### run.sh
#!/bin/bash
# the make line also repeats each setting of config.mk as NAME=value (left out here)
make -C /OpenROAD-flow-scripts/flow DESIGN_CONFIG=/design/flow/config.mk WORK_HOME=/design/flow/orfs CLKGATE_MAP_FILE= finish
### config.mk
export PLATFORM = sky130hd
export DESIGN_NAME = datapath
export DESIGN_NICKNAME = datapath
export VERILOG_FILES = /design/flow/design.v
export SDC_FILE = /design/flow/constraint.sdc
export NUM_CORES = 4
export LEC_CHECK = 0
export CAP_MARGIN = 0
export CORE_ASPECT_RATIO = 0.85
export CORE_MARGIN = 2
export CORE_UTILIZATION = 72
export CTS_CLUSTER_DIAMETER = 29
export CTS_CLUSTER_SIZE = 19
export PLACE_DENSITY_LB_ADDON = 0.01
export SETUP_SLACK_MARGIN = 1.13
export SLEW_MARGIN = 20
### constraint.sdc
create_clock -name core_clock -period 4.68 [get_ports {Clk_sys}]
set_input_delay 0.9360 -clock core_clock [delete_from_list [all_inputs] [get_ports {Clk_sys}]]
set_output_delay 0.9360 -clock core_clock [all_outputs]
set_load 0.01 [all_outputs]
### design.v
module flip_flop(output reg Q, output Q_n, input D, input Clr, Clk, Enable, input CE);
	assign Q_n = ~Q;
	always @ (posedge Clk, negedge Clr)
		 if(!Clr) Q <= 1'b0;
		 else if(CE & Enable) Q <= D;
endmodule
module flip_flop_t(output reg Q, output Q_n, input T, input Clr, Clk, Enable, input CE, Rst_n);
	assign Q_n = ~Q;
	always @ (posedge Clk, negedge Rst_n)
		 if(!Rst_n) Q <= 1'b0;
		 else if(!Clr) Q <= 1'b0;
		 else if(CE & Enable & T) Q <= ~Q;
		 else Q <= Q;
endmodule
module register_2bits(output reg [1:0] Q, output [1:0] Q_n, input [1:0] D, input Clr, Clk, Enable, input CE, Rst_n);
	assign Q_n = ~Q;
	always @ (posedge Clk, negedge Rst_n)
		 if(!Rst_n) Q <= 2'b00;
		 else if(!Clr) Q <= 2'b00;
		 else if(CE & Enable) Q <= D;
endmodule
module register_13bits(output reg [12:0] Q, output [12:0] Q_n, input [12:0] D, input Clr, Clk, Enable, input CE, Rst_n);
	assign Q_n = ~Q;
	always @ (posedge Clk, negedge Rst_n)
		 if(!Rst_n) Q <= 13'b0000000000000;
		 else if(!Clr) Q <= 13'b0000000000000;
		 else if(CE & Enable) Q <= D;
endmodule
module counter_0_1(output reg COUNT, input IN_0, input LD, Up, Clr, Clk, Enable, input CE, Rst_n);
	always @ (posedge Clk, negedge Rst_n)
		if (~Rst_n) COUNT <= 1'b0;
		else if (~Clr) COUNT <= 1'b0;
		else if (CE & LD & Enable) begin
			COUNT <= IN_0;
		end
		else if (CE & Up & Enable) begin
			COUNT <= COUNT + 1'b1;
		end
endmodule
module counter_0_2(output reg [1:0] COUNT, input IN_1, IN_0, input LD, Up, Clr, Clk, Enable, input CE, Rst_n);
	always @ (posedge Clk, negedge Rst_n)
		if (~Rst_n) COUNT <= 2'b00;
		else if (~Clr) COUNT <= 2'b00;
		else if (CE & LD & Enable) begin
			COUNT[0] <= IN_0;
			COUNT[1] <= IN_1;
		end
		else if (CE & Up & Enable) begin
			if(COUNT==2'b10) COUNT <= 2'b00;
			else COUNT <= COUNT + 2'b01;
		end
endmodule
module counter_0_3(output reg [1:0] COUNT, input IN_1, IN_0, input LD, Up, Clr, Clk, Enable, input CE, Rst_n);
	always @ (posedge Clk, negedge Rst_n)
		if (~Rst_n) COUNT <= 2'b00;
		else if (~Clr) COUNT <= 2'b00;
		else if (CE & LD & Enable) begin
			COUNT[0] <= IN_0;
			COUNT[1] <= IN_1;
		end
		else if (CE & Up & Enable) begin
			if(COUNT==2'b11) COUNT <= 2'b00;
			else COUNT <= COUNT + 2'b01;
		end
endmodule
module counter_0_3_display(output reg [1:0] COUNT, input IN_1, IN_0, input LD, Up, Clr, Clk, Enable, input CE, Rst_n);
	always @ (posedge Clk, negedge Rst_n)
		if (~Rst_n) COUNT <= 2'b00;
		else if (~Clr) COUNT <= 2'b00;
		else if (CE & LD & Enable) begin
			COUNT[0] <= IN_0;
			COUNT[1] <= IN_1;
		end
		else if (CE & Up & Enable) begin
			if(COUNT==2'b11) COUNT <= 2'b00;
			else COUNT <= COUNT + 2'b01;
		end
endmodule
module counter_0_5(output reg [2:0] COUNT, input IN_2, IN_1, IN_0, input LD, Up, Clr, Clk, Enable, input CE, Rst_n);
	always @ (posedge Clk, negedge Rst_n)
		if (~Rst_n) COUNT <= 3'b000;
		else if (~Clr) COUNT <= 3'b000;
		else if (CE & LD & Enable) begin
			COUNT[0] <= IN_0;
			COUNT[1] <= IN_1;
			COUNT[2] <= IN_2;
		end
		else if (CE & Up & Enable) begin
			if(COUNT==3'b101) COUNT <= 3'b000;
			else COUNT <= COUNT + 3'b001;
		end
endmodule
module counter_0_6(output reg [2:0] COUNT, input IN_2, IN_1, IN_0, input LD, Up, Clr, Clk, Enable, input CE, Rst_n);
	always @ (posedge Clk, negedge Rst_n)
		if (~Rst_n) COUNT <= 3'b000;
		else if (~Clr) COUNT <= 3'b000;
		else if (CE & LD & Enable) begin
			COUNT[0] <= IN_0;
			COUNT[1] <= IN_1;
			COUNT[2] <= IN_2;
		end
		else if (CE & Up & Enable) begin
			if(COUNT==3'b110) COUNT <= 3'b000;
			else COUNT <= COUNT + 3'b001;
		end
endmodule
module counter_0_9(output reg [3:0] COUNT, input IN_3, IN_2, IN_1, IN_0, input LD, Up, Clr, Clk, Enable, input CE, Rst_n);
	always @ (posedge Clk, negedge Rst_n)
		if (~Rst_n) COUNT <= 4'b0000;
		else if (~Clr) COUNT <= 4'b0000;
		else if (CE & LD & Enable) begin
			COUNT[0] <= IN_0;
			COUNT[1] <= IN_1;
			COUNT[2] <= IN_2;
			COUNT[3] <= IN_3;
		end
		else if (CE & Up & Enable) begin
			if(COUNT==4'b1001) COUNT <= 4'b0000;
			else COUNT <= COUNT + 4'b0001;
		end
endmodule
module counter_0_23(output reg [4:0] COUNT, input IN_4, IN_3, IN_2, IN_1, IN_0, input LD, Up, Clr, Clk, Enable, input CE, Rst_n);
	always @ (posedge Clk, negedge Rst_n)
		if (~Rst_n) COUNT <= 5'b00000;
		else if (~Clr) COUNT <= 5'b00000;
		else if (CE & LD & Enable) begin
			COUNT[0] <= IN_0;
			COUNT[1] <= IN_1;
			COUNT[2] <= IN_2;
			COUNT[3] <= IN_3;
			COUNT[4] <= IN_4;
		end
		else if (CE & Up & Enable) begin
			if(COUNT==5'b10111) COUNT <= 5'b00000;
			else COUNT <= COUNT + 5'b00001;
		end
endmodule
module counter_16bits(output reg [15:0] COUNT, input Clr, Clk, CE, Rst_n);
	always @ (posedge Clk, negedge Rst_n)
		if (~Rst_n) COUNT <= 16'b0000000000000000;
		else if (~Clr) COUNT <= 16'b0000000000000000;
		else if (CE) COUNT <= COUNT + 16'b0000000000000001;
endmodule
module frequency_converter(output Y,input clock,input reset);
	reg elapsed;
	reg [25:0] state;
	always @(posedge clock, negedge reset)
		if (reset == 0) state <= 0;
		else if (state == 7) state <= 0;
		else state <= state + 1;
	always @(state)
		if (state == 7) elapsed = 1;
		else elapsed = 0;
	assign Y = elapsed;
endmodule
module frequency_converter_display(output Y,input clock,input reset, input CE);
	reg elapsed;
	reg [25:0] state;
	always @(posedge clock, negedge reset)
		if (reset == 0) state <= 0;
		else if (~CE) state <= state;
		else if (state == 250) state <= 0;
		else state <= state + 1;
	always @(state)
		if (state == 250) elapsed = 1;
		else elapsed = 0;
	assign Y = elapsed;
endmodule
module decoder_4bits(output reg [3:0] Y, input [1:0] S, input enable);
	always @ (S, enable)
		begin		
			if(enable)
				case(S)
					2'b00: Y = 4'b0001;
					2'b01: Y = 4'b0010;
					2'b10: Y = 4'b0100;
					2'b11: Y = 4'b1000;
				endcase
			else
				Y = 4'b0000;
		end
endmodule
module decoder_8bits(output reg [7:0] Y, input [2:0] S, input enable);
	always @ (S, enable)
		begin		
			if(enable)
				case(S)
					3'b000: Y = 8'b00000001;
					3'b001: Y = 8'b00000010;
					3'b010: Y = 8'b00000100;
					3'b011: Y = 8'b00001000;
					3'b100: Y = 8'b00010000;
					3'b101: Y = 8'b00100000;
					3'b110: Y = 8'b01000000;
					3'b111: Y = 8'b10000000;
				endcase
			else
				Y = 8'b00000000;
		end
endmodule
module hour_decoder(output reg A, AM_PM, output reg [3:0] B, input [4:0] H);
	always @ (H)
		begin
			A <= (~H[4] & ~H[3] & ~H[2] & ~H[1] & ~H[0]) | (H[3] & ~H[2] & H[1]) | (H[4] & H[2] & H[1]) | (H[3] & H[2] & ~H[1] & ~H[0]);
			B[3] <= (H[3] & ~H[2] & ~H[1]) | (H[4] & H[2] & ~H[1]);
			B[2] <= (H[4] & ~H[2]) | (~H[4] & ~H[3] & H[2]);
			B[1] <= (~H[4] & ~H[3] & ~H[2] & ~H[1] & ~H[0]) | (~H[3] & ~H[2] & H[1]) | (~H[4] & H[2] & H[1]) + (H[3] & H[2] & ~H[1] & ~H[0]);
			B[0] <= H[0];
			AM_PM <= (~H[4] & ~H[3]) | (~H[4] & ~H[2]);
		end
endmodule
module segment_7_dec (output reg [6:0] display, input [3:0] bcd, input enable);
always @* begin
	if(enable) begin
  		case(bcd)
  		4'b0000: display = 7'b1111110;
  		4'b0001: display = 7'b0110000;
  		4'b0010: display = 7'b1101101;
  		4'b0011: display = 7'b1111001;
  		4'b0100: display = 7'b0110011;
  		4'b0101: display = 7'b1011011;
  		4'b0110: display = 7'b1011111;
  		4'b0111: display = 7'b1110000;
  		4'b1000: display = 7'b1111111;
  		4'b1001: display = 7'b1111011;
  		4'b1010: display = 7'b1110111;
  		4'b1011: display = 7'b0011111;
  		4'b1100: display = 7'b1001110;
  		4'b1101: display = 7'b0111101;
  		4'b1110: display = 7'b1001111;
  		4'b1111: display = 7'b1000111;
  		default: display = 7'b0000000; 
  		endcase
  	end
  	else display = 7'b0000000;
end
endmodule
module mux_2x1_12bits(output reg [11:0] Y, input S, input [11:0] I1, I0);
	always @ (S, I1, I0)
		if(S) Y = I1;
		else Y = I0;
endmodule
module mux_2x1_13bits(output reg [12:0] Y, input S, input [12:0] I1, I0);
	always @ (S, I1, I0)
		if(S) Y = I1;
		else Y = I0;
endmodule
module mux_2x1_16bits(output reg [15:0] Y, input S, input [15:0] I1, I0);
	always @ (S, I1, I0)
		if(S) Y = I1;
		else Y = I0;
endmodule
module mux_4x1_7bits(output reg[6:0] Y, input[1:0] S, input[6:0] I3, I2, I1, I0);
	always @ (S, I3, I2, I1, I0)
		if(S[1] && S[0]) Y = I3;
		else if(S[1]) Y = I2;
		else if(S[0]) Y = I1;
		else Y = I0;
endmodule
module mux_4x1_8bits(output reg[7:0] Y, input[1:0] S, input[7:0] I3, I2, I1, I0);
	always @ (S, I3, I2, I1, I0)
		if(S[1] && S[0]) Y = I3;
		else if(S[1]) Y = I2;
		else if(S[0]) Y = I1;
		else Y = I0;
endmodule
module mux_4x1_13bits(output reg[12:0] Y, input[1:0] S, input[12:0] I3, I2, I1, I0);
	always @ (S, I3, I2, I1, I0)
		if(S[1] && S[0]) Y = I3;
		else if(S[1]) Y = I2;
		else if(S[0]) Y = I1;
		else Y = I0;
endmodule
module mux_8x1_13bits(output [12:0] Y, input [2:0] S, input[12:0] I7, I6, I5, I4, I3, I2, I1, I0);
	wire [1:0] S_2;
	assign S_2[1] = S[1];
	assign S_2[0] = S[0];
	wire [12:0] A1;
	wire [12:0] A2;
	mux_4x1_13bits mux1 (A1, S_2, I3, I2, I1, I0);
	mux_4x1_13bits mux2 (A2, S_2, I7, I6, I5, I4);
	mux_2x1_13bits mux3 (Y, S[2], A2, A1);
endmodule
module comparator_13bits(output reg EQ, input wire [12:0] A, input wire [12:0] B);
	always @* begin
    	if (A==B) begin
        	EQ <= 1'b1;
    	end
      	else begin
        	EQ <= 1'b0;
      	end
    end
endmodule
module comparators_module( output AA, input [2:0] CD, input [12:0] CT, Q_r6, Q_r5, Q_r4, Q_r3, Q_r2, Q_r1, Q_r0);
	wire [12:0] mux_out;
	mux_8x1_13bits mux1 (mux_out, CD, Q_r6, Q_r6, Q_r5, Q_r4, Q_r3, Q_r2, Q_r1, Q_r0);			
	comparator_13bits comp1 (AA, CT, mux_out);
endmodule
module blinker(output reg B1, output reg [2:0] E, input [1:0] CW, CW1, S, input BLINK);
	always @* begin
		B1 <= (S[1] & S[0]) & ~CW[1];
		E[2] <= (S[1] & BLINK) & ((~S[0]) & CW1[1] & (~CW1[0]) | (S[0] & (~CW[1]) & (~CW[0])));
		E[1] <= (BLINK | (~S[1]) | S[0] | CW1[1] | (~CW1[0])) & (BLINK | (~S[1]) | (~S[0]) | CW[1] | (~CW[0])) & (BLINK + (~S[1]) | (~S[0]) | (~CW[1]) | (~CW[0]));
		E[0] <= (BLINK | (~S[1]) | S[0] | CW1[1] | (CW1[0])) & ((~S[1]) | (~S[0]) | CW[1] | (~CW[0])) &  ((~S[1]) | (~S[0]) | CW[1] | CW[0]) & (BLINK + (~S[1]) | (~S[0]) | (~CW[1]) | CW[0]);
	end
endmodule
module control_unit_1(output reg LD_DAY_TIME, LD_O_F, SS0, INCR, UPC, Clear, SS1, Load, Clear_St, Load_SS, input Next, SetTime, Up, SetAlarm, Count, SetDay, AlarmSet, Clk, Reset, CE);
	wire A, A_neg, B, B_neg, C, C_neg, D, D_neg;
	supply1 Vcc;
	reg Da, Db, Dc, Dd;
	flip_flop flipflopA (A, A_neg, Da, Reset, Clk, Vcc, CE);
	flip_flop flipflopB (B, B_neg, Db, Reset, Clk, Vcc, CE);
	flip_flop flipflopC (C, C_neg, Dc, Reset, Clk, Vcc, CE);
	flip_flop flipflopD (D, D_neg, Dd, Reset, Clk, Vcc, CE);
	always @* begin
		Da <= (A_neg & B_neg & D) | (~Next & ~Count & A_neg & C & D_neg) | ((A & B & C_neg) & (Up | (~Up & AlarmSet & SetDay)) | (SetAlarm & A & B & D) | (A & B & C_neg & D) | (Up & A_neg & B & C_neg & D_neg));
		Db = (A_neg & ((~SetTime) | B | D_neg)) | (A & (B_neg | (C_neg & ( Up | ((~Up)&(~AlarmSet)) | ((~Up)& (~SetDay) & AlarmSet) | D))));
		Dc <= (A_neg & C_neg & Next) | ((A_neg & C)&(Next | (~Next) & (~Count))) | (A_neg & B_neg & D) | (A_neg & C & D);
		Dd <= (A_neg & B_neg & D) | (A_neg & B & C_neg & Next) | (A & B & C) | (A_neg & B & C_neg & D_neg);
		SS0 <= A & B_neg & C_neg & D;
		SS1 <= (A & B_neg & D) | (A_neg & B_neg & C_neg & D_neg);
		INCR <= A & B & C_neg & D;
		Clear <= A_neg & B_neg & C_neg & D_neg;
		UPC <= A_neg & B & C & D;
		Load <= A & B & C & D_neg;
		LD_DAY_TIME <= A & B_neg & C & D;
		Clear_St <= A & B & C & D;
		Load_SS <= (A_neg & B_neg & C_neg & D_neg) | (A_neg & B_neg & C_neg & D) | (A & B_neg & D);
		LD_O_F <= A & B_neg & C_neg;
	end
endmodule
module control_unit_2(output reg EN_SNZ, EN_STOP, Sound, input C0, CS0, AA, Snooze, Stop, Mute, Clk, Reset, CE);
	wire A, A_neg, B, B_neg, C, C_neg;
	supply1 Vcc;
	reg Da, Db, Dc;
	flip_flop flipflopA (A, A_neg, Da, Reset, Clk, Vcc, CE);
	flip_flop flipflopB (B, B_neg, Db, Reset, Clk, Vcc, CE);
	flip_flop flipflopC (C, C_neg, Dc, Reset, Clk, Vcc, CE);
	always @* begin
		Da <= (~Stop & C) | (Snooze & A & B) | (~CS0 & A & B_neg) | (A & C);
		Db <= (~C0 & A_neg & B) | (A_neg & C);
		Dc <= (~Mute & AA & A_neg & B_neg & C_neg) | (CS0 & A & C_neg) | (A & B);
		Sound <= (A_neg & B_neg & C) | (A & B & C_neg);
		EN_SNZ <= A & B_neg & C;
		EN_STOP <= A_neg & B_neg & C;
	end
endmodule
module circuit(output [1:0] CW1, CW, S, output reg AlarmSet, SetDay, CS0, C0, LD_R, LD_CT, LD_TIME, Count, TOF, ID, IH, IM , input Load, CClr, UPC, SS0, SS1, Load_SS, INCR, EN_SNZ, EN_STOP, Clk, CE, Rst_n);
	supply1 Vcc;
	supply0 Gnd;
	wire [1:0] S_neg;
	wire [15:0] clock_out;
	wire [15:0] clock_out_2;
	wire and_out_1;
	wire and_out_2;
	and (and_out_1, clock_out[15],clock_out[14],clock_out[13],~clock_out[12],clock_out[11],~clock_out[10],clock_out[9],~clock_out[8],~clock_out[7],clock_out[6],clock_out[5],~clock_out[4], ~clock_out[3], ~clock_out[2], ~clock_out[1], ~clock_out[0]);
	and (and_out_2, clock_out_2[9], clock_out_2[8], clock_out_2[7], clock_out_2[6], clock_out_2[5], (~clock_out_2[4]), clock_out_2[3], (~clock_out_2[2]), (~clock_out_2[1]), (~clock_out_2[0]));
	wire [1:0] reg_out;
	register_2bits reg_SS (reg_out, S_neg, {SS1,SS0}, Vcc, Clk , Load_SS, CE, Rst_n);	
	assign S = reg_out;
	counter_0_3 counter_SA (CW, Gnd, Gnd, Gnd, Vcc, (~CClr), Clk, (UPC & S[1] & S[0]), CE, Rst_n);
	counter_0_2 counter_ST (CW1, Gnd, Gnd, Gnd, Vcc, (~CClr), Clk, (UPC & S[1] & (~S[0])), CE, Rst_n);
	counter_16bits counter_snz (clock_out, (~(EN_SNZ | CClr)) , Clk, CE, Rst_n);
	counter_16bits counter_stop (clock_out_2, (~(EN_STOP | CClr)), Clk, CE, Rst_n);
	always @* begin
		CS0 <= clock_out[10];
		C0 <= clock_out_2[9];
		SetDay <= S[1] & S[0] & ~CW[1] & ~CW[0];
		TOF <= S[1] & S[0] & ~CW[1] & CW[0] & INCR;
		ID <= (S[1] & INCR) & ((~S[0] & CW1[1] & ~CW1[0]) | (S[0] & ~CW[1] & ~CW[0]));
		IH <= (S[1] & INCR) & ((~S[0] & ~CW1[1] & CW1[0]) | (S[0] & CW[1] & CW[0]));
		IM <= (S[1] & INCR) & ((~S[0] & ~CW1[1] & ~CW1[0]) | (S[0] & CW[1] & ~CW[0]));
		Count <= (CW1[1] | CW1[0] | CW[1] | CW[0]);
		LD_R <= (S[1] & S[0] & Load);
		LD_CT <= (S[1] & ~S[0] & Load);
		AlarmSet <= (S[1] & S[0]);
		LD_TIME <= (S[1] & S[0] & UPC & ~CW[1] & CW[0]);
	end
endmodule
module registers_module(output [12:0] Q_r6, Q_r5, Q_r4, Q_r3, Q_r2, Q_r1, Q_r0, input [2:0] STO, input [12:0] data, input Clr, Clk, LD_R, input CE, Rst_n);
		supply1 Vcc;
		wire [7:0] RE;
		decoder_8bits decoder (RE, STO, Vcc);
		wire [12:0] Q_nr0;
		register_13bits r0 (Q_r0, Q_nr0, data, ~Clr, Clk, LD_R & RE[0], CE, Rst_n);
		wire [12:0] Q_nr1;
		register_13bits r1 (Q_r1, Q_nr1, data, ~Clr, Clk, LD_R & RE[1], CE, Rst_n);
		wire [12:0] Q_nr2;
		register_13bits r2 (Q_r2, Q_nr2, data, ~Clr, Clk, LD_R & RE[2], CE, Rst_n);
		wire [12:0] Q_nr3;
		register_13bits r3 (Q_r3, Q_nr3, data, ~Clr, Clk, LD_R & RE[3], CE, Rst_n);
		wire [12:0] Q_nr4;
		register_13bits r4 (Q_r4, Q_nr4, data, ~Clr, Clk, LD_R & RE[4], CE, Rst_n);
		wire [12:0] Q_nr5;
		register_13bits r5 (Q_r5, Q_nr5, data, ~Clr, Clk, LD_R & RE[5], CE, Rst_n);
		wire [12:0] Q_nr6;
		register_13bits r6 (Q_r6, Q_nr6, data, ~Clr, Clk, LD_R & RE[6], CE, Rst_n);
endmodule
module current_time_module(output [14:0] CTO, input [14:0] CTI, input LD_CT, Clr_CT, Clk, EN_CT, input CE, Rst_n);
	supply1 Vcc;
	wire [15:0] clock_out;
	wire and_out_1;
	and (and_out_1, clock_out[9], clock_out[8], clock_out[7], clock_out[6], clock_out[5], (~clock_out[4]), clock_out[3], (~clock_out[2]), (~clock_out[1]), (~clock_out[0]));
	wire and_out_1_temp;
	and (and_out_1_temp, clock_out[9], clock_out[8], clock_out[7], clock_out[6], clock_out[5], (~clock_out[4]), ~clock_out[3], clock_out[2], clock_out[1], clock_out[0]);
	wire count_16_clr;
	or(count_16_clr, LD_CT, Clr_CT, and_out_1);
	counter_16bits clock (clock_out, ~count_16_clr, Clk, CE, Rst_n);
	wire or_clk_1;
	or (or_clk_1, and_out_1_temp, LD_CT);
	wire [3:0] min_out_1;
	counter_0_9 min_1 (min_out_1, CTI[3], CTI[2], CTI[1], CTI[0], LD_CT, Vcc, ~Clr_CT, Clk, or_clk_1, CE, Rst_n);
	wire and_out_2;
	wire min_out_1_neg_3, min_out_1_neg_2, min_out_1_neg_1, min_out_1_neg_0;
	not (min_out_1_neg_3, min_out_1[3]);
	not (min_out_1_neg_2, min_out_1[2]);
	not (min_out_1_neg_1, min_out_1[1]);
	not (min_out_1_neg_0, min_out_1[0]);
	and (and_out_2, min_out_1[3], min_out_1_neg_2, min_out_1_neg_1, min_out_1[0], and_out_1_temp);
	wire or_clk_2;
	or (or_clk_2, and_out_2, LD_CT);
	wire [2:0] min_out_2;
	counter_0_5 min_2 (min_out_2, CTI[6], CTI[5], CTI[4], LD_CT, Vcc, ~Clr_CT, Clk, or_clk_2, CE, Rst_n);
	wire and_out_3;
	wire min_out_2_neg_2, min_out_2_neg_1, min_out_2_neg_0;
	not (min_out_2_neg_2, min_out_2[2]);
	not (min_out_2_neg_1, min_out_2[1]);
	not (min_out_2_neg_0, min_out_2[0]);
	and (and_out_3, min_out_2[2], min_out_2_neg_1, min_out_2[0], and_out_2);
	wire or_clk_3;
	or (or_clk_3, and_out_3, LD_CT);
	wire [4:0] hour_out;
	counter_0_23 hour (hour_out, CTI[11], CTI[10], CTI[9], CTI[8], CTI[7], LD_CT, Vcc, ~Clr_CT, Clk, or_clk_3, CE, Rst_n);
	wire and_out_4;
	wire hour_out_neg_4, hour_out_neg_3, hour_out_neg_2, hour_out_neg_1, hour_out_neg_0;
	not (hour_out_neg_4, hour_out[4]);
	not (hour_out_neg_3, hour_out[3]);
	not (hour_out_neg_2, hour_out[2]);
	not (hour_out_neg_1, hour_out[1]);
	not (hour_out_neg_0, hour_out[0]);
	and (and_out_4, hour_out[4], hour_out_neg_3,hour_out[2], hour_out[1], hour_out[0], and_out_3);
	wire or_clk_4;
	or (or_clk_4, and_out_4, LD_CT);
	wire [2:0] days_out;
	counter_0_6 days (days_out, CTI[14], CTI[13], CTI[12], LD_CT, Vcc, ~Clr_CT, Clk, or_clk_4, CE, Rst_n);
	assign CTO[0] = min_out_1[0];
	assign CTO[1] = min_out_1[1];
	assign CTO[2] = min_out_1[2];
	assign CTO[3] = min_out_1[3];
	assign CTO[4] = min_out_2[0];
	assign CTO[5] = min_out_2[1];
	assign CTO[6] = min_out_2[2];
	assign CTO[7] = hour_out[0];
	assign CTO[8] = hour_out[1];
	assign CTO[9] = hour_out[2];
	assign CTO[10] = hour_out[3];
	assign CTO[11] = hour_out[4];
	assign CTO[12] = days_out[0];
	assign CTO[13] = days_out[1];
	assign CTO[14] = days_out[2];	
endmodule
module set_time_module(output [15:0] STO, input [14:0] CTI, input [12:0] Q_r6, Q_r5, Q_r4, Q_r3, Q_r2, Q_r1, Q_r0, input CLEAR, TOF, S0, LD_ID, CLEAR_ST, LD_DAY, LD_TIME, EN_ST, IH, IM, LD_O_F, Clk, input CE, Rst_n);
	wire [12:0] mux_out;
	mux_8x1_13bits mux1 (mux_out, STO[14:12], Q_r6, Q_r6, Q_r5, Q_r4, Q_r3, Q_r2, Q_r1, Q_r0);
	wire [11:0] mux_2_out;
	mux_2x1_12bits mux2 (mux_2_out, S0, mux_out[11:0], CTI[11:0]);
	supply1 Vcc;
	wire on_off_out;
	counter_0_1 counter_on_off(on_off_out, mux_out[12],  LD_O_F, Vcc, (~CLEAR), Clk, (LD_O_F | TOF), CE, Rst_n);
	assign STO[15] = on_off_out;
	wire or_t_d;
	or (or_t_d, LD_TIME, LD_DAY);
	wire or_clear_clr_st;
	or (or_clear_clr_st, CLEAR, CLEAR_ST);
	wire or_clk_1;
	or (or_clk_1, or_t_d, IM);
	wire [3:0] min_out_1;
	counter_0_9 min_1 (min_out_1, mux_2_out[3], mux_2_out[2], mux_2_out[1], mux_2_out[0], or_t_d, Vcc, (~or_clear_clr_st), Clk, or_clk_1, CE, Rst_n);
	assign STO[3:0] = min_out_1[3:0];
	wire and_out_2;
	wire min_out_1_neg_3, min_out_1_neg_2, min_out_1_neg_1, min_out_1_neg_0;
	not (min_out_1_neg_3, min_out_1[3]);
	not (min_out_1_neg_2, min_out_1[2]);
	not (min_out_1_neg_1, min_out_1[1]);
	not (min_out_1_neg_0, min_out_1[0]);
	and (and_out_2, min_out_1[3], min_out_1_neg_2, min_out_1_neg_1, min_out_1[0], IM);
	wire or_clk_2;
	or (or_clk_2, or_t_d, and_out_2);
	wire [2:0] min_out_2;
	counter_0_5 min_2 (min_out_2, mux_2_out[6], mux_2_out[5], mux_2_out[4], or_t_d, Vcc, (~or_clear_clr_st), Clk, or_clk_2, CE, Rst_n);
	assign STO[6:4] = min_out_2[2:0];
	wire clock_hour;
	or (clock_hour, or_t_d, IH);
	wire [4:0] hour_out;
	counter_0_23 hour (hour_out, mux_2_out[11], mux_2_out[10], mux_2_out[9], mux_2_out[8], mux_2_out[7], or_t_d, Vcc, (~or_clear_clr_st), Clk, clock_hour, CE, Rst_n);
	assign STO[11:7] = hour_out[4:0];
	wire clock_day;
	or (clock_day, LD_ID, LD_DAY);
	wire [2:0] days_out;
	counter_0_6 days (days_out, CTI[14], CTI[13], CTI[12], LD_DAY, Vcc,  (~or_clear_clr_st), Clk, clock_day, CE, Rst_n);
	assign STO[14:12] = days_out[2:0];
endmodule
module display_module(output [6:0] out3, out2, out1, out0, days, output AM, PM, DBlink, input [1:0] S, CW, CW1, input [14:0] CT, input [15:0] ST,  input Clr, Clk, CE, Rst_n);
	supply1 Vcc;
	wire conv_out;
	frequency_converter_display conv (conv_out, Clk, Rst_n, CE);
	wire BLINK, toogle_out_neg;
	flip_flop_t toggle(BLINK, toogle_out_neg, conv_out, (~Clr), Clk, Vcc, CE, Rst_n);
	wire B1;
	wire [2:0] E;
	blinker blink(B1, E, CW, CW1, S, BLINK);
	assign DBlink = E[2];
	wire [15:0] mux_out;
	mux_2x1_16bits mux1 (mux_out, S[1], ST, {CT[14],CT});		
	wire [7:0] DEC_OUT;
	decoder_8bits decoder (DEC_OUT, mux_out[14:12], Vcc);
	assign days = DEC_OUT[6:0];	
	wire A, AM_PM;
	wire [3:0] B;
	hour_decoder hour_dec(A, AM_PM, B, mux_out[11:7]);
	assign AM = AM_PM;
	assign PM = ~AM_PM;
	wire [6:0] out_1_temp;
	segment_7_dec segment_7_1 (out_1_temp, {1'b0, mux_out[6:4]}, E[0]);
	assign out1 = out_1_temp;
	wire [6:0] out_0_temp;
	segment_7_dec segment_7_0 (out_0_temp, mux_out[3:0], E[0]);
	assign out0 = out_0_temp;
	wire [7:0] activate, deactivate;
	assign activate = 8'b10101100;
	assign deactivate = 8'b11011110;
	wire [7:0] mux_hours_out;
	mux_4x1_8bits mux_hour (mux_hours_out, {B1, mux_out[15]}, activate, deactivate, {3'b000, A, B[3:0]}, {3'b000, A, B[3:0]});
	wire [6:0] out_3_temp;
	segment_7_dec segment_7_3 (out_3_temp, mux_hours_out[7:4], E[1]);
	assign out3 = out_3_temp;
	wire [6:0] out_2_temp;
	segment_7_dec segment_7_2 (out_2_temp, mux_hours_out[3:0], E[1]);
	assign out2 = out_2_temp;
endmodule
module datapath(output [6:0] display, days, output [3:0] segment, output am, pm, dblink, Sound, Vcc_out, input Next, Up, SetTime, SetAlarm, Snooze, Stop, Mute, Clr, Clk_sys);
	supply1 Vcc;
	supply0 Gnd;
	assign Vcc_out = Vcc;
	wire Clk, tick;
	assign Clk = Clk_sys;
	frequency_converter conv (tick, Clk_sys, Clr);
	wire [6:0] hours1, hours0, mins1, mins0;
	wire LD_DAY_TIME, LD_O_F, SS0, INCR, UPC, Clear, SS1, Load, Clear_St, Load_SS;
	wire Count, SetDay, AlarmSet;
	control_unit_1 cu1(LD_DAY_TIME, LD_O_F, SS0, INCR, UPC, Clear, SS1, Load, Clear_St, Load_SS, Next, SetTime, Up, SetAlarm, Count, SetDay, AlarmSet, Clk, Clr, tick);
	wire EN_SNZ, EN_STOP;
	wire C0, CS0, AA;
	control_unit_2 cu2(EN_SNZ, EN_STOP, Sound, C0, CS0, AA, Snooze, Stop, Mute, Clk, Clr, tick);
	wire [1:0] CW1, CW, S;
	wire LD_R, LD_CT, LD_TIME, TOF, ID, IH, IM;
	circuit cir (CW1, CW, S, AlarmSet, SetDay, CS0, C0, LD_R, LD_CT, LD_TIME, Count, TOF, ID, IH, IM, Load, Clear, UPC, SS0, SS1, Load_SS, INCR, EN_SNZ, EN_STOP, Clk, tick, Clr);
	wire [12:0] Q_r0, Q_r1, Q_r2, Q_r3, Q_r4, Q_r5, Q_r6;
	wire [15:0] STO;
	registers_module reg_module (Q_r6, Q_r5, Q_r4, Q_r3, Q_r2, Q_r1, Q_r0, STO[14:12], {STO[15], STO[11:0]}, Clear, Clk, LD_R, tick, Clr);	
	wire [14:0] CTO;
	comparators_module comp_module (AA, CTO[14:12], {1'b1,CTO[11:0]} , Q_r6, Q_r5, Q_r4, Q_r3, Q_r2, Q_r1, Q_r0);
	current_time_module ct_module (CTO, STO[14:0], LD_CT, Clear, Clk, Vcc, tick, Clr);	
	supply1 EN_ST;
	set_time_module set_time(STO, CTO, Q_r6, Q_r5, Q_r4, Q_r3, Q_r2, Q_r1, Q_r0, Clear, TOF, S[0], ID, Clear_St, LD_DAY_TIME, LD_TIME, EN_ST, IH, IM, LD_O_F, Clk, tick, Clr);
	wire [6:0] days_temp;
	display_module display_mod(hours1, hours0, mins1, mins0, days_temp, am, pm, dblink, S, CW, CW1, CTO, STO, Clear, Clk, tick, Clr);
	assign days[0] =  days_temp[0] & (~dblink);
	assign days[1] =  days_temp[1] & (~dblink);
	assign days[2] =  days_temp[2] & (~dblink);
	assign days[3] =  days_temp[3] & (~dblink);
	assign days[4] =  days_temp[4] & (~dblink);
	assign days[5] =  days_temp[5] & (~dblink);
	assign days[6] =  days_temp[6] & (~dblink);
	wire[1:0] count_out;
	counter_0_3_display counter (count_out, Vcc, Vcc, Gnd, Vcc, Vcc, Clk, Vcc, tick, Clr);
	wire[3:0] dec_out;
	decoder_4bits dec_display(dec_out, count_out, Vcc);
	assign segment = ~dec_out;
	wire[6:0] mux_display_o;
	mux_4x1_7bits mux_display(mux_display_o, count_out, hours1, hours0, mins1, mins0);
	assign display = ~mux_display_o;
endmodule
==> results.txt, run 1 <==
Implementation numbers.

- The run finished with no timing, DRC or antenna violations.
- In this run, the clock network consumes 36.0% of the power.
- The final period utilization is 85.7%.
- The synthesized netlist handed to floorplanning was reported with a cell count of 1531.
- The headroom to the max-slew limit is 30.3%.
- The H-tree was split into 2 levels.
- The final critical-path required period is 4010 ps.
- The combinational gate power is 2.85 mW.
- The cell sequence reported for the critical path is buf_4 > mux2_4 > nand2_2 > a21oi_2 > a31oi_2 > mux2i_1 > buf_4 > ha_2 > o31ai_1 > o21ai_1 > a221oi_2 > o31ai_1 > buf_2.
- The arrival time reported for the critical path endpoint is 3080 ps.
- Detailed routing inserted a total of 12413 vias.
- Per the finish-stage timing summary, setup violations number 0.
- In the post-synthesis netlist, the cell with the most instances is dfrtp_1.
- The total buffers and inverters traversed by the critical path is 3.
- The commonest cells after synthesis are dfrtp_1 (221), nor2_1 (202), mux2i_1 (159), nand2_1 (117), clkbuf_1 (79).
- The number of buffers added on ports is 30.
- The total negative slack is 0 ps.
- Per the timing report, the biggest fanout along the worst path comes to 7.
- The cell at the root of the clock tree is clkbuf_16.
- From bottom edge to top edge, the die measures 133 µm.
- The total CTS buffers is 41.
- The report puts the cell count of the worst reg-to-reg path at 7.
- The synthesized netlist devotes 12.2% of its cell area to compound gates.
- Averaged over all synthesized cells, the footprint is 9.23 µm².
- The capture point of the worst register-to-register path is recorded as reg_module.r5.Q[3]$_DFFE_PN0P_.
- In this run the number of cells on the critical path is 13.
- The share of power burned in combinational logic is 32.9%.
- Across all register-to-register paths, the minimum setup slack is 1360 ps.
- The layout overhead on the synthesized area is 15.8%.
- The number of warnings reported in the stage logs is 53.
- The script computed the net switching share of total power as 38.4%.
- The largest net degree at the start of global routing is 111.
- The kind of critical path is reg -> out.
- The site row count is 47.
- The core region area is 19300 µm².
- STA lists the startpoint of the worst register-to-register path as conv.state[0]$_DFF_PN0_.
- The maximum count of clock buffers along a single path is 3.
- After synthesis the cells add up to 14100 µm².
- The clock latency on the worst-skew pair is 530 ps.
- Among all flip-flop cells after synthesis, the most frequent one is dfrtp_1.
- The initial antenna violation count was 0.
- The endpoint kind of the worst setup timing path is an output pin.
- The registers of the reported paths see a clock transition of 50 ps.
- The post-synth register bit count is 221.
- In this design, the largest share of critical-path delay is due to AND-OR/OR-AND gates.
- The design internal power is 5.34 mW.
- For this run, the slowest stage of the critical path takes 480 ps.
- The synthesized netlist net count is 1574.
- In this run, placement finished with an instance count of 1724.
- The tally of yosys warning messages is 30.
- In this run, the number of DRC markers left after iteration 0 of detailed routing was 1410.
- The antenna cell count is 0.
- OpenSTA lists the critical path endpoint as display[1].
- Sequential cells account for 31.2% of the total power.
- TritonCTS built the clock tree.
- The post-detailed-route wirelength per cell is 21.7 µm.
- The power density over the cells is 530 nW/µm².
- The area fraction in and, or, nand and nor cells is 19.3%.
- Per the OpenROAD floorplan log, the area of the die is 20800 µm².
- The DRC violation total left in the routed layout is recorded as 0.
- In the log, the iteration count for the first detailed-route pass is 5.
- The total grt overflow is 0.
- The final timing report lists a max-slew violation count of 0.
- The area fraction of the dominant cell type after synthesis is 39.1%.
- The final standard cell utilization of the core is 84.6%.
- The number of cells reported by Yosys stat comes to 1531.
- The number of enable flip-flop cells is 0.
- The heaviest power group is clock.
- The placer's final routability congestion estimate is 0.956.
- At the worst endpoint, the required time is 3740 ps.
- The share of the yosys chip area belonging to registers is 39.1%.
- Looking at the max-slew report, the worst-margin pin has a slew of 1040 ps.
- In the post-synthesis netlist, the biggest area contributors are dfrtp_1 (39%), mux2i_1 (11%), nor2_1 (5.4%), mux4_2 (3.5%), nand2_1 (3.1%).
- The slowest stage of the critical path is the dfrtp_2 cell.
- The number of maximum-capacitance violations is 0.
- The script logs the ratio of routed vias to standard cells as 6.81.
- In this run, power in flip-flops and latches comes to 2.70 mW.
- Per the synthesis report, the adder-cell share of the synthesized area is 3.01%.
- The total net switching power is 3.32 mW.
- Per the post-route antenna check, the number of violating nets is 0.
- The CTS log lists the clock sinks for this run as 221.
- The power report puts the leakage power at 7.64 nW.
- The overall track demand over capacity in global routing is 38.4%.
- Setup repair after global routing could not meet its margin everywhere.
- After synthesis, the chip area reported by Yosys is 14100 µm².
- Per STA, the startpoint of the critical path is cir.reg_SS.Q[1]$_DFFE_PN0P_.
- STA reports the tightest min-delay check as being of type in -> async.
- The via count of the first global-routing pass was 12200.
- The floorplan report gives the top-level pin count as 32.
- The total wirelength of the detailed-routed design is 39.5 mm.
- The worst VDD IR drop from the latest analysis is 0.501 mV.
- The worst clock skew is 34.1 ps.
- The post-route non-filler standard cell count is 1822.
- STA classifies the critical path startpoint as a flop.
- Power attributed to the clock group is 3.12 mW.
- The flow reports an fmax of 0.249 GHz.
- The global-route wire length before repair is 63.7 mm.
- The area fraction in mux cells is 16.9%.
- Per the final timing report, the hold violations number 0.
- In the Yosys stats the netlist draws on 76 distinct library cells.
- The xor and xnor area share after synthesis is 4.77%.
- The initial core utilization is 73.0%.
- The detailed-placement wirelength estimate is 24.2 mm.
- The largest total area in the synthesized netlist belongs to dfrtp_1.
- In the synthesized netlist the async set-or-reset flop fraction comes to 100%.
- The main logic family after synthesis is simple AND/OR/NAND/NOR gates.
- The die boundary width is 156 µm.
- According to the finish report, the design has a final net count of 1590.
-- layer usage --
metal  track usage [%]  up-vias  share of wire [%]
met2              59.5      670                 46
met5                 0        -                  0
li1                  -     5517                  -
met4              17.2        0                4.4
met3              7.81      155                8.3
met1              52.9     6071                 41
-- timing repair --
| item | in CTS | in global routing |
|---|---|---|
| gates resized | 61 | 17 |
| setup endpoints to repair | 14 | 14 |
| pin swaps | 10 | 2 |
| hold buffers | 0 | 0 |
| buffers inserted | 16 | 9 |
-- final cells by class --
| type | count | area [µm²] |
|---|---|---|
| multi-input cells | 1152 | 8160 |
| inverters | 41 | 154 |
| fillers | 1095 | 2990 |
| flip-flops and latches | 221 | 5540 |
| clock inverters | 30 | 402 |
| repair buffers | 90 | 756 |
| clock buffers | 43 | 1040 |
| well taps | 245 | 307 |
-- through the flow --
| step | total power [mW] | setup WS (ps) | hold slack [ps] | cell area [µm²] |
|---|---|---|---|---|
| floorplan | 4.43 | 903 | 437 | 14200 |
| global placement | 5.21 | 488 | 460 | 14600 |
| detailed placement | 5.27 | 447 | 476 | 14600 |
| CTS | 8.49 | 677 | 478 | 16200 |
| global route | 9.04 | 549 | 506 | 16400 |
| finish | 8.67 | 668 | 437 | 16400 |
==> inputs of run 2 (changes only) <==
- CAP_MARGIN: 0 -> 20
- CORE_ASPECT_RATIO: 0.85 -> 0.87
- CTS_CLUSTER_DIAMETER: 29 -> 366
- CTS_CLUSTER_SIZE: 19 -> 28
- HOLD_SLACK_MARGIN: unset -> 0.29
- PLACE_DENSITY_LB_ADDON: 0.01 -> 0.0
- SETUP_SLACK_MARGIN: 1.13 -> 1.1
- SLEW_MARGIN: 20 -> 10
==> results.txt, run 2 <==
Implementation numbers.

- The initial core utilization came to 73.9% (+0.90 points).
- The iteration count of the initial detailed-routing pass is 6 (+1).
- The area fraction of the dominant cell type after synthesis was 39.1% (unchanged).
- The average via count per standard cell is 6.70 (-1.7%).
- The type of the worst min-delay path is in -> async.
- By startpoint and endpoint, the worst setup path is classified as reg -> out.
- The placer's final routability congestion estimate came to 0.914 (-4.4%).
- TritonCTS built the clock tree.
- The number of nets in the final layout is 1559 (-1.9%).
- The total negative slack came to 0 ps (unchanged).
- The die boundary width is 154 µm (-1.1%).
- The highest cell delay on the worst timing path is 510 ps (+30 ps).
- The count of fill cells added during filler insertion is 1220 (+11%).
- The run finished with no timing, DRC or antenna violations.
- The synthesized netlist net count is 1574 (unchanged).
- The commonest register cell is dfrtp_1.
- The logic depth of the worst path, buffers included came to 13 (unchanged).
- The type of origin of the critical path is a flop.
- The via count of the first global-routing pass is 11336 (-7.1%).
- The total CTS buffers is 11 (-73%).
- The clock transition at the register clock pins on the worst setup and hold paths after CTS was 120 ps (+70 ps).
- The chip area in the Yosys report came to 14100 µm² (unchanged).
- The total buffers and inverters traversed by the critical path is 1 (-2).
- The maximum count of clock buffers along a single path is 3 (unchanged).
- The area fraction in and, or, nand and nor cells is 19.3% (unchanged).
- The async set-or-reset flop fraction in the synthesized netlist came to 100% (unchanged).
- The switching share of power was 43.1% (+4.8 points).
- The detailed-placement wirelength estimate is 24.6 mm (+1.5%).
- The combinational gate power is 2.90 mW (+2%).
- In this run the most used layer during global routing was met2.
- The endpoint required time on the critical path was 3740 ps (about the same).
- The sequential power is 2.67 mW (about the same).
- The total standard cell area after synthesis came to 14100 µm² (unchanged).
- The met2 demand-to-capacity share in global routing is 56.6% (-2.8 points).
- The critical path's slowest stage uses the library cell dfrtp_2.
- The die footprint is 20800 µm² (about the same).
- The core region area came to 19100 µm² (-1.2%).
- dfrtp_1 takes more of the synthesized area than any other cell.
- The clock latency on the worst-skew pair is 500 ps (-30 ps).
- Setup repair after global routing could not meet its margin everywhere.
- The most prevalent standard cell on the critical path is mux2_4.
- The count of endpoints failing hold in the final timing report is 0 (unchanged).
- The clock share of power came to 15.8% (-20 points).
- The number of antenna-violating nets in the routed design is 0 (unchanged).
- The global-route wire length before repair is 59.2 mm (-7.1%).
- The number of cells in Yosys stat is 1531 (unchanged).
- The layout overhead on the synthesized area is 8.33%.
- The area fraction in mux cells is 16.9% (unchanged).
- The share of the yosys chip area belonging to registers was 39.1% (unchanged).
- The total number of warnings across the stage logs was 51 (-3.8%).
- The total net switching power is 2.86 mW (-14%).
- The count of pins on the block boundary came to 32 (unchanged).
- The heaviest power group is combinational cells.
- The met3 layer usage reported by global route is 5.97% (-1.8 points).
- The cell at the root of the clock tree is clkbuf_16.
- The xor and xnor area share after synthesis is 4.77% (unchanged).
- The power drawn by the clock network came to 1.05 mW (-66%).
- The antenna cell count is 0 (unchanged).
- The arrival time reported for the critical path endpoint is 3120 ps (+40 ps).
- The initial antenna violation count is 0 (unchanged).
- The final-report max-slew violation count is 0 (unchanged).
- The cell area after layout came to 15300 µm² (-6.4%).
- The most critical setup path has its startpoint at cir.reg_SS.Q[1]$_DFFE_PN0P_.
- The number of buffers added on ports is 30 (unchanged).
- The via count of the routed design is 11803 (-4.9%).
- The post-synthesis average cell area is 9.23 µm² (unchanged).
- The final critical-path required period is 4060 ps (+48.9 ps).
- The overall power after layout came to 6.62 mW (-24%).
- The area after detailed placement came to 14600 µm² (about the same).
- The headroom to the max-slew limit is 20.9% (-9.3 points).
- The leakage power of the design is 7.10 nW (-7.0%).
- Looking at the gate-level netlist, the highest instance count belongs to dfrtp_1.
- The synthesis run identifies the leading combinational cell family as simple AND/OR/NAND/NOR gates.
- The post-synthesis register bit count is 221 (unchanged).
- For reference, the top cells by area after synthesis are dfrtp_1 (39%), mux2i_1 (11%), nor2_1 (5.4%), mux4_2 (3.5%), nand2_1 (3.1%).
- The vertical extent of the die is 135 µm (+1.1%).
- The worst clock skew is 44.6 ps (+10.5 ps).
- The total wirelength of the detailed-routed design is 36.7 mm (-7.1%).
- The worst-case vdd ir drop is 0.317 mV (-37%).
- The number of enable flip-flop cells is 0 (unchanged).
- The highest clock frequency the design can meet is 0.246 GHz (-1.2%).
- The share of total power in sequential cells came to 40.4% (+9.2 points).
- The number of levels in the clock H-tree came to 1 (-1).
- The biggest fanout along the worst timing path is 6 (-1).
- The worst setup path endpoint is display[3].
- The compound-cell area share of the yosys netlist is 12.2% (unchanged).
- The largest net degree at the start of global routing is 101 (-9.0%).
- The total grt overflow was 0 (unchanged).
- The post-detailed-route wirelength per cell is 20.8 µm (-3.9%).
- The number of maximum-capacitance violations is 0 (unchanged).
- The met1 capacity usage during global routing is 50.3% (-2.6 points).
- The path depth of the worst reg2reg path is 6 (-1).
- The worst hold margin is 464 ps (+26.6 ps).
- The tally of yosys warning messages is 30 (unchanged).
- The worst setup path is captured at an output pin.
- The number of sinks driven by the clock tree was 221 (unchanged).
- The design internal power was 3.76 mW (-30%).
- The final period utilization was 86.8% (+1.0 points).
- The worst flop-to-flop path startpoint is conv.state[21]$_DFF_PN0_.
- The site row count is 47 (unchanged).
- The total of hold buffers inserted after clock tree synthesis is 0 (unchanged).
- Yosys reports that the most numerous cell types are dfrtp_1 (221), nor2_1 (202), mux2i_1 (159), nand2_1 (117), clkbuf_1 (79).
- The overall track demand over capacity in global routing came to 35.6% (-2.8 points).
- The share of power burned in combinational logic is 43.8% (+11 points).
- The family with the most delay on the worst path is AND-OR/OR-AND gates.
- The final standard cell utilization of the core is 80.1% (-4.5 points).
- The count of mapped cells out of synthesis is 1531 (unchanged).
- The final setup violation count is 0 (unchanged).
- The destination of the worst register-to-register timing path is reg_module.r5.Q[1]$_DFFE_PN0P_.
- The slack of the worst reg-to-reg path is 1380 ps (+20 ps).
- The transition time of the tightest slew-check pin is 1190 ps (+148 ps).
- Traced cell by cell, the critical path runs through mux2_4 > nor2_4 > nand2_2 > a21oi_2 > a31oi_2 > mux2_4 > ha_4 > nor2_1 > a31oi_1 > o21ai_1 > a2111oi_2 > o41ai_1 > buf_2.
- The synthesized-area fraction occupied by adder cells is 3.01% (unchanged).
- The number of remaining DRC errors is 0 (unchanged).
- The distinct cell type count after synthesis is 76 (unchanged).
- The power density over the cells is 432 nW/µm² (-18%).
- The violation count after the first detailed-routing iteration is 1148 (-19%).
## run 2: metal layers
layer	vias up	share of wire, %
li1	5430	-
met1	5719	42
met2	568	46
met3	86	8.6
met4	0	3.2
met5	-	0
## run 2: cell type report
| class | count | area [µm²] | area share (%) |
|---|---|---|---|
| Clock buffer | 13 | 283 | 1.85 |
| Clock inverter | 1 | 5.00 | 0.0327 |
| Inverter | 41 | 154 | 1.01 |
| Multi-Input combinational cell | 1152 | 8270 | 54.0 |
| Sequential cell | 221 | 5540 | 36.2 |
| Tap cell | 245 | 307 | 2.00 |
| Timing Repair Buffer | 89 | 749 | 4.90 |
## run 2: repair_timing
item,CTS,global route
setup endpoints to repair,14,16
pin swaps,12,8
resized,72,30
gates cloned,0,0
setup buffers,20,3
## run 2: per-stage QoR
| stage | setup WS (ps) | cells |
|---|---|---|
| after global routing | 442 | 1762 |
| after detailed placement | 444 | 1725 |
| after global placement | 460 | 1725 |
| after CTS | 673 | 1759 |
| final | 619 | 1762 |
| after floorplan | 902 | 1531 |
==> inputs of run 3 (changes only) <==
- CORE_ASPECT_RATIO: 0.87 -> unset
- CORE_UTILIZATION: 72 -> 11
- CTS_CLUSTER_DIAMETER: 366 -> unset
- CTS_CLUSTER_SIZE: 28 -> unset
- HOLD_SLACK_MARGIN: 0.29 -> unset
- PLACE_DENSITY_LB_ADDON: 0.0 -> unset
- SETUP_SLACK_MARGIN: 1.1 -> unset
- SLEW_MARGIN: 10 -> 20
- clock period: 4.68 -> 25.4 ns (I/O delays scaled with it)
==> results.txt, run 3 <==
Implementation numbers.

- The run finished with no timing, DRC or antenna violations.
- In the synthesized netlist the dominant register cell turns out to be dfrtp_1.
- The switching share of power is 40.1% (-3.1 points).
- The final period utilization came to 38.9% (-48 points).
- The via count of the routed design was 11495 (-2.6%).
- The final critical-path required period is 9890 ps.
- The initial core utilization is 11.1% (-63 points).
- The type of origin of the critical path is a flop.
- The family with the most delay on the worst path is buffers and inverters.
- The share of power burned in combinational logic is 35.5% (-8.3 points).
- The total of hold buffers inserted after clock tree synthesis is 0 (unchanged).
- The clock transition at the register clock pins on the worst setup and hold paths after CTS is 60 ps (-60 ps).
- The iteration count of the initial detailed-routing pass is 5 (-1).
- The number of levels in the clock H-tree is 1 (unchanged).
- The core region area is 128000 µm² (+570%).
- The post-detailed-route wirelength per cell was 13.1 µm (-37%).
- The area used by sequential logic in the layout is 5540 µm² (-0.11%).
- For the worst min-delay path, the startpoint reported by OpenROAD is display_mod.conv.state[5]$_DFFE_PN0P_.
- The share of total power in sequential cells came to 34.4% (-6.0 points).
- The path depth of the worst reg2reg path is 6 (unchanged).
- The initial antenna violation count came to 2 (+2).
- The antenna cell count is 0 (unchanged).
- The count of pins on the block boundary is 32 (unchanged).
- The power drawn by the clock network is 0.427 mW (-59%).
- The area fraction of the dominant cell type after synthesis is 39.1% (unchanged).
- The tree is rooted in a clkbuf_16.
- The total grt overflow came to 0 (unchanged).
- The area after detailed placement came to 16200 µm² (+11%).
- The leakage power of the design is 7.18 nW (+1.1%).
- The placer's final routability congestion estimate was 0.873 (-4.5%).
- The number of enable flip-flop cells was 0 (unchanged).
- The sequential power was 0.487 mW (-82%).
- The final-report max-slew violation count was 0 (unchanged).
- The global-route wire length before repair was 65.9 mm (+11%).
- The multi-input logic area is 7980 µm² (-3.5%).
- The number of nets in the final layout is 1538 (-1.3%).
- The total net switching power is 0.567 mW (-80%).
- The post-synthesis average cell area came to 9.23 µm² (unchanged).
- The synthesized netlist net count is 1574 (unchanged).
- The pre-CTS worst setup slack is 16080 ps (+15630 ps).
- The count of fill cells added during filler insertion is 14437 (+1100%).
- The vertical extent of the die was 362 µm (+170%).
- The total buffers and inverters traversed by the critical path was 2 (+1).
- The violation count after the first detailed-routing iteration is 852 (-26%).
- The kind of critical path is reg -> out.
- The endpoint kind of the worst setup timing path is an output pin.
- Tracing the worst setup path back leads to its startpoint at cir.reg_SS.Q[1]$_DFFE_PN0P_.
- The headroom to the max-slew limit is 26.4% (+5.4 points).
- The number of maximum-capacitance violations is 0 (unchanged).
- STA lists the endpoint of the worst register-to-register path as set_time.min_2.COUNT[0]$_DFFE_PN0P_.
- The compound-cell area share of the yosys netlist is 12.2% (unchanged).
- The number of buffers inserted by post-CTS setup repair is 0 (-100%).
- The heaviest power group is combinational cells.
- The number of gates resized after CTS is 0 (-100%).
- The xor and xnor area share after synthesis is 4.77% (unchanged).
- The power density over the cells was 82.4 nW/µm² (-81%).
- The slack of the worst reg-to-reg path was 22040 ps (+20660 ps).
- The biggest fanout along the worst timing path is 45 (+39).
- The synthesis run identifies the leading combinational cell family as simple AND/OR/NAND/NOR gates.
- The CTS tree is built.
- The die footprint is 131000 µm² (+530%).
- The total negative slack is 0 ps (unchanged).
- Looking at area per cell type in the netlist, the leader is dfrtp_1.
- In the post-synthesis netlist, the biggest area contributors are dfrtp_1 (39%), mux2i_1 (11%), nor2_1 (5.4%), mux4_2 (3.5%), nand2_1 (3.1%).
- The overall track demand over capacity in global routing is 6.20% (-29 points).
- The number of sinks driven by the clock tree is 221 (unchanged).
- The worst clock skew is 19.6 ps (-25.0 ps).
- The post-synthesis register bit count came to 221 (unchanged).
- The logic depth of the worst path, buffers included is 14 (+1).
- The endpoint required time on the critical path is 20320 ps (+16580 ps).
- The cell area after layout was 17200 µm² (+12%).
- The total CTS buffers is 28 (+17).
- The die boundary width is 362 µm (+140%).
- The share of the yosys chip area belonging to registers is 39.1% (unchanged).
- The chip area in the Yosys report is 14100 µm² (unchanged).
- The count of mapped cells out of synthesis is 1531 (unchanged).
- The final worst slack is 15510 ps (+14890 ps).
- The tally of yosys warning messages is 30 (unchanged).
- The clock latency on the worst-skew pair is 560 ps (+60 ps).
- The number of buffers added on ports is 30 (unchanged).
- The worst setup path endpoint is display[3].
- The transition time of the tightest slew-check pin is 1100 ps (-81.6 ps).
- The area fraction in and, or, nand and nor cells came to 19.3% (unchanged).
- The average via count per standard cell is 3.62 (-46%).
- The synthesized-area fraction occupied by adder cells is 3.01% (unchanged).
- The detailed-placement wirelength estimate is 27.9 mm (+14%).
- The final setup violation count was 0 (unchanged).
- The layout overhead on the synthesized area is 21.7%.
- The worst flop-to-flop path startpoint is cu1.flipflopB.Q$_DFFE_PN0P_.
- The distinct cell type count after synthesis came to 76 (unchanged).
- The largest net degree at the start of global routing is 98 (-3.0%).
- The total standard cell area after synthesis came to 14100 µm² (unchanged).
- The worst-case vdd ir drop is 0.0596 mV (-81%).
- Setup repair after global routing left no endpoint under its margin.
- The clock share of power was 30.1% (+14 points).
- The number of cells on the worst hold path is 1.
- Per the STA report, the cell with the highest stage delay on the worst path is clkdlybuf4s50_1.
- The highest clock frequency the design can meet is 0.101 GHz.
- The number of remaining DRC errors is 0 (unchanged).
- The combinational gate power is 0.503 mW (-83%).
- The number of antenna-violating nets in the routed design came to 0 (unchanged).
- The design internal power came to 0.849 mW (-77%).
- The via count of the first global-routing pass was 11022 (-2.8%).
- The commonest cells after synthesis are dfrtp_1 (221), nor2_1 (202), mux2i_1 (159), nand2_1 (117), clkbuf_1 (79).
- The site row count is 131 (+180%).
- The total number of warnings across the stage logs is 46 (-9.8%).
- The total wirelength of the detailed-routed design is 41.5 mm (+13%).
- The type recorded for the worst min-delay path is reg -> reg.
- Walking the worst path, the cells encountered are buf_4 > mux2_2 > nor2_1 > nand2_1 > a21oi_1 > a31oi_1 > mux2_2 > ha_1 > nor2_1 > a31oi_1 > o21ai_0 > a2111oi_0 > o41ai_1 > clkdlybuf4s50_1.
- The arrival time reported for the critical path endpoint is 4810 ps (+1690 ps).
- The highest cell delay on the worst timing path is 680 ps (+170 ps).
- Hold analysis lists the worst path endpoint as display_mod.conv.state[5]$_DFFE_PN0P_.
- The async set-or-reset flop fraction in the synthesized netlist is 100% (unchanged).
- The area fraction in mux cells is 16.9% (unchanged).
- The worst hold margin is 479 ps (+15.0 ps).
- The leading cell type by number of instances after synthesis is dfrtp_1.
- The number of cells in Yosys stat is 1531 (unchanged).
- The maximum count of clock buffers along a single path came to 3 (unchanged).
- The count of endpoints failing hold in the final timing report is 0 (unchanged).
-- run 3: through the flow --
stage | power (mW) | util (%) | cells
global route | 1.50 | 13.5 | 3176
global placement | 0.982 | 12.7 | 3127
CTS | 1.42 | 13.5 | 3176
finish | 1.42 | 13.5 | 3176
detailed placement | 0.988 | 12.7 | 3127
floorplan | 0.813 | - | 1531
-- run 3: final cells by class --
class	count	area share (%)
Sequential cell	221	32.2
Inverter	41	0.895
Multi-Input combinational cell	1152	46.4
Tap cell	1662	12.1
Timing Repair Buffer	51	2.69
Clock buffer	38	4.58
Clock inverter	11	1.16
-- run 3: per-layer routing --
metal	global-route usage [%]	vias up	share of wire [%]
met1	9.11	5681	49
met4	1.54	2	2.4
li1	-	5394	-
met2	9.23	350	43
met3	1.13	68	5.9
met5	0	-	0.031
==> inputs of run 4 (changes only) <==
- CAP_MARGIN: 20 -> 40
- CORE_UTILIZATION: 11 -> 72
- CTS_CLUSTER_DIAMETER: unset -> 392
- CTS_CLUSTER_SIZE: unset -> 19
- PLACE_DENSITY_LB_ADDON: unset -> 0.0
- SETUP_SLACK_MARGIN: unset -> 1.19
- clock period: 25.4 -> 4.68 ns (I/O delays scaled with it)
==> results.txt, run 4 <==
Implementation numbers.

- The total wirelength of the detailed-routed design is 38.3 mm (-7.8%).
- The endpoint required time on the critical path is 3740 ps (-16580 ps).
- The power density over the cells is 445 nW/µm² (+440%).
- The global-route wire length before repair was 60.2 mm (-8.7%).
- The overall track demand over capacity in global routing is 36.6% (+30 points).
- The cell at the root of the clock tree is clkbuf_16.
- The path depth of the worst reg2reg path is 6 (unchanged).
- Tracing the worst setup path back leads to its startpoint at cir.reg_SS.Q[1]$_DFFE_PN0P_.
- The tally of yosys warning messages is 30 (unchanged).
- The iteration count of the initial detailed-routing pass is 8 (+3).
- The post-synthesis register bit count came to 221 (unchanged).
- The design internal power is 3.95 mW (+370%).
- The total grt overflow is 0 (unchanged).
- The die footprint is 20800 µm² (-84%).
- The die boundary width came to 144 µm (-60%).
- The number of maximum-capacitance violations is 0 (unchanged).
- The type of origin of the critical path is a flop.
- The count of fill cells added during filler insertion is 1261 (-91%).
- The count of mapped cells out of synthesis came to 1531 (unchanged).
- The leakage power of the design is 7.27 nW (+1.2%).
- The biggest fanout along the worst timing path is 7 (-84%).
- The power drawn by the clock network is 1.25 mW (+190%).
- The number of cells in Yosys stat is 1531 (unchanged).
- The worst setup path is captured at an output pin.
- The share of power burned in combinational logic is 44.7% (+9.2 points).
- Sorting the synthesis cell report by count puts at the top dfrtp_1.
- The async set-or-reset flop fraction in the synthesized netlist is 100% (unchanged).
- The count of endpoints failing hold in the final timing report came to 0 (unchanged).
- The most prevalent standard cell on the critical path is mux2_4.
- The critical path ends at display[3].
- The compound-cell area share of the yosys netlist was 12.2% (unchanged).
- The transition time of the tightest slew-check pin came to 995 ps (-109 ps).
- After synthesis, the cell types taking the most area are dfrtp_1 (39%), mux2i_1 (11%), nor2_1 (5.4%), mux4_2 (3.5%), nand2_1 (3.1%).
- The switching share of power is 43.1% (+3.0 points).
- The worst clock skew is 32.4 ps (+12.7 ps).
- The share of the yosys chip area belonging to registers was 39.1% (unchanged).
- The initial core utilization came to 73.1% (+62 points).
- The total buffers and inverters traversed by the critical path was 1 (-1).
- The min-delay analysis places its worst path in the category in -> async.
- The violation count after the first detailed-routing iteration is 1280 (+50%).
- The final critical-path required period is 4250 ps.
- The share of total power in sequential cells was 37.4% (+3.0 points).
- Setup repair after global routing could not meet its margin everywhere.
- The placer's final routability congestion estimate came to 0.954 (+9.3%).
- The synthesized-area fraction occupied by adder cells is 3.01% (unchanged).
- The final period utilization was 90.8% (+52 points).
- The synthesized netlist net count is 1574 (unchanged).
- The headroom to the max-slew limit is 33.7% (+7.3 points).
- The core region area is 19300 µm² (-85%).
- The total number of warnings across the stage logs was 51 (+11%).
- The final-report max-slew violation count is 0 (unchanged).
- The number of levels in the clock H-tree is 1 (unchanged).
- The total net switching power is 2.99 mW (+430%).
- The clock latency on the worst-skew pair is 500 ps (-60 ps).
- The number of remaining DRC errors was 0 (unchanged).
- The family with the most delay on the worst path is AND-OR/OR-AND gates.
- The area fraction of the dominant cell type after synthesis is 39.1% (unchanged).
- Traced cell by cell, the critical path runs through mux2_4 > nor2_4 > nand2_2 > a21oi_2 > a31oi_2 > mux2_4 > ha_4 > nor2_1 > a31oi_1 > o21ai_1 > a2111oi_2 > o41ai_1 > buf_2.
- The detailed-placement wirelength estimate was 24.9 mm (-11%).
- The kind of critical path is reg -> out.
- The number of nets in the final layout is 1574 (+2.3%).
- The largest net degree at the start of global routing was 119 (+21%).
- The maximum count of clock buffers along a single path is 3 (unchanged).
- The combinational gate power was 3.10 mW (+520%).
- The final setup violation count is 0 (unchanged).
- The worst-case vdd ir drop is 0.343 mV (+480%).
- The multi-input logic area is 8310 µm² (+4.3%).
- The sequential power came to 2.60 mW (+430%).
- The destination of the worst register-to-register timing path is set_time.min_2.COUNT[2]$_DFFE_PN0P_.
- The area fraction in mux cells is 16.9% (unchanged).
- The site row count is 51 (-61%).
- The slack of the worst reg-to-reg path came to 1500 ps (-20540 ps).
- The count of pins on the block boundary is 32 (unchanged).
- The number of antenna-violating nets in the routed design is 0 (unchanged).
- The flow measured a signed area growth from synthesis to layout of 10.5%.
- The area fraction in and, or, nand and nor cells is 19.3% (unchanged).
- The total standard cell area after synthesis is 14100 µm² (unchanged).
- The antenna cell count was 0 (unchanged).
- The highest clock rate this design can be run at is 0.235 GHz.
- TritonCTS built the clock tree.
- The post-synthesis average cell area was 9.23 µm² (unchanged).
- The worst flop-to-flop path startpoint is cu1.flipflopB.Q$_DFFE_PN0P_.
- The number of enable flip-flop cells is 0 (unchanged).
- The run finished with no timing, DRC or antenna violations.
- The number of sinks driven by the clock tree was 221 (unchanged).
- The arrival time reported for the critical path endpoint is 3310 ps (-1500 ps).
- The dominant power group in this design is combinational cells.
- The total negative slack was 0 ps (unchanged).
- The initial antenna violation count is 0 (-2).
- The commonest cells after synthesis are dfrtp_1 (221), nor2_1 (202), mux2i_1 (159), nand2_1 (117), clkbuf_1 (79).
- The average via count per standard cell is 6.72 (+86%).
- The vertical extent of the die came to 144 µm (-60%).
- The library cell contributing the largest single delay on the critical path is dfrtp_2.
- The cell type that accounts for the most area after synthesis is dfrtp_1.
- The logic depth of the worst path, buffers included is 13 (-1).
- The chip area in the Yosys report was 14100 µm² (unchanged).
- The xor and xnor area share after synthesis is 4.77% (unchanged).
- Per the synth stats, the flop cell with the highest instance count is dfrtp_1.
- The post-detailed-route wirelength per cell is 21.3 µm (+63%).
- The total CTS buffers is 15 (-46%).
- The via count of the routed design was 12095 (+5.2%).
- The worst hold margin is 475 ps (-4.36 ps).
- The highest cell delay on the worst timing path is 490 ps (-190 ps).
- The area used by sequential logic in the layout is 5540 µm² (about the same).
- The clock share of power is 18.0% (-12 points).
- The clock transition at the register clock pins on the worst setup and hold paths after CTS is 90 ps (+30 ps).
- The via count of the first global-routing pass is 11578 (+5.0%).
- The number of buffers added on ports is 30 (unchanged).
- The distinct cell type count after synthesis is 76 (unchanged).
- Yosys shows that the main logic family after synthesis is simple AND/OR/NAND/NOR gates.
run 4: area by class of cell:
class / count / share of cell area [%]
repair buffers: 100 / 5.55
clock buffers: 18 / 2.48
flip-flops and latches: 221 / 35.5
clock inverters: 2 / 0.112
well taps: 265 / 2.12
inverters: 41 / 0.986
multi-input cells: 1152 / 53.3
run 4: what timing repair did:
action / CTS / global route
hold buffers: 0 / 0
pin swaps: 14 / 20
buffers inserted: 14 / 14
gates cloned: 1 / 0
setup endpoints to repair: 16 / 16
hold endpoints to repair: 0 / 0
gates resized: 48 / 60
run 4: routing by layer:
layer  track usage, %  routed length (µm)  vias to the layer above
met4             12.7                1460                        0
li1                 -                   -                     5455
met2             59.3               17900                      609
met1             51.1               15700                     5906
met5                0                   0                        -
met3             4.93                3160                      125
run 4: metrics by stage:
step	area (µm²)	setup WS, ps	std cells	power (mW)	utilization [%]
floorplan	14200	903	1531	4.45	-
global placement	14600	574	1745	5.26	75.7
detailed placement	14700	532	1749	5.33	75.9
CTS	15300	563	1784	6.63	79.0
global route	15600	344	1799	7.28	80.7
finish	15600	433	1799	6.95	80.7
No activity file was given, so power comes from the tool's default toggle rates.
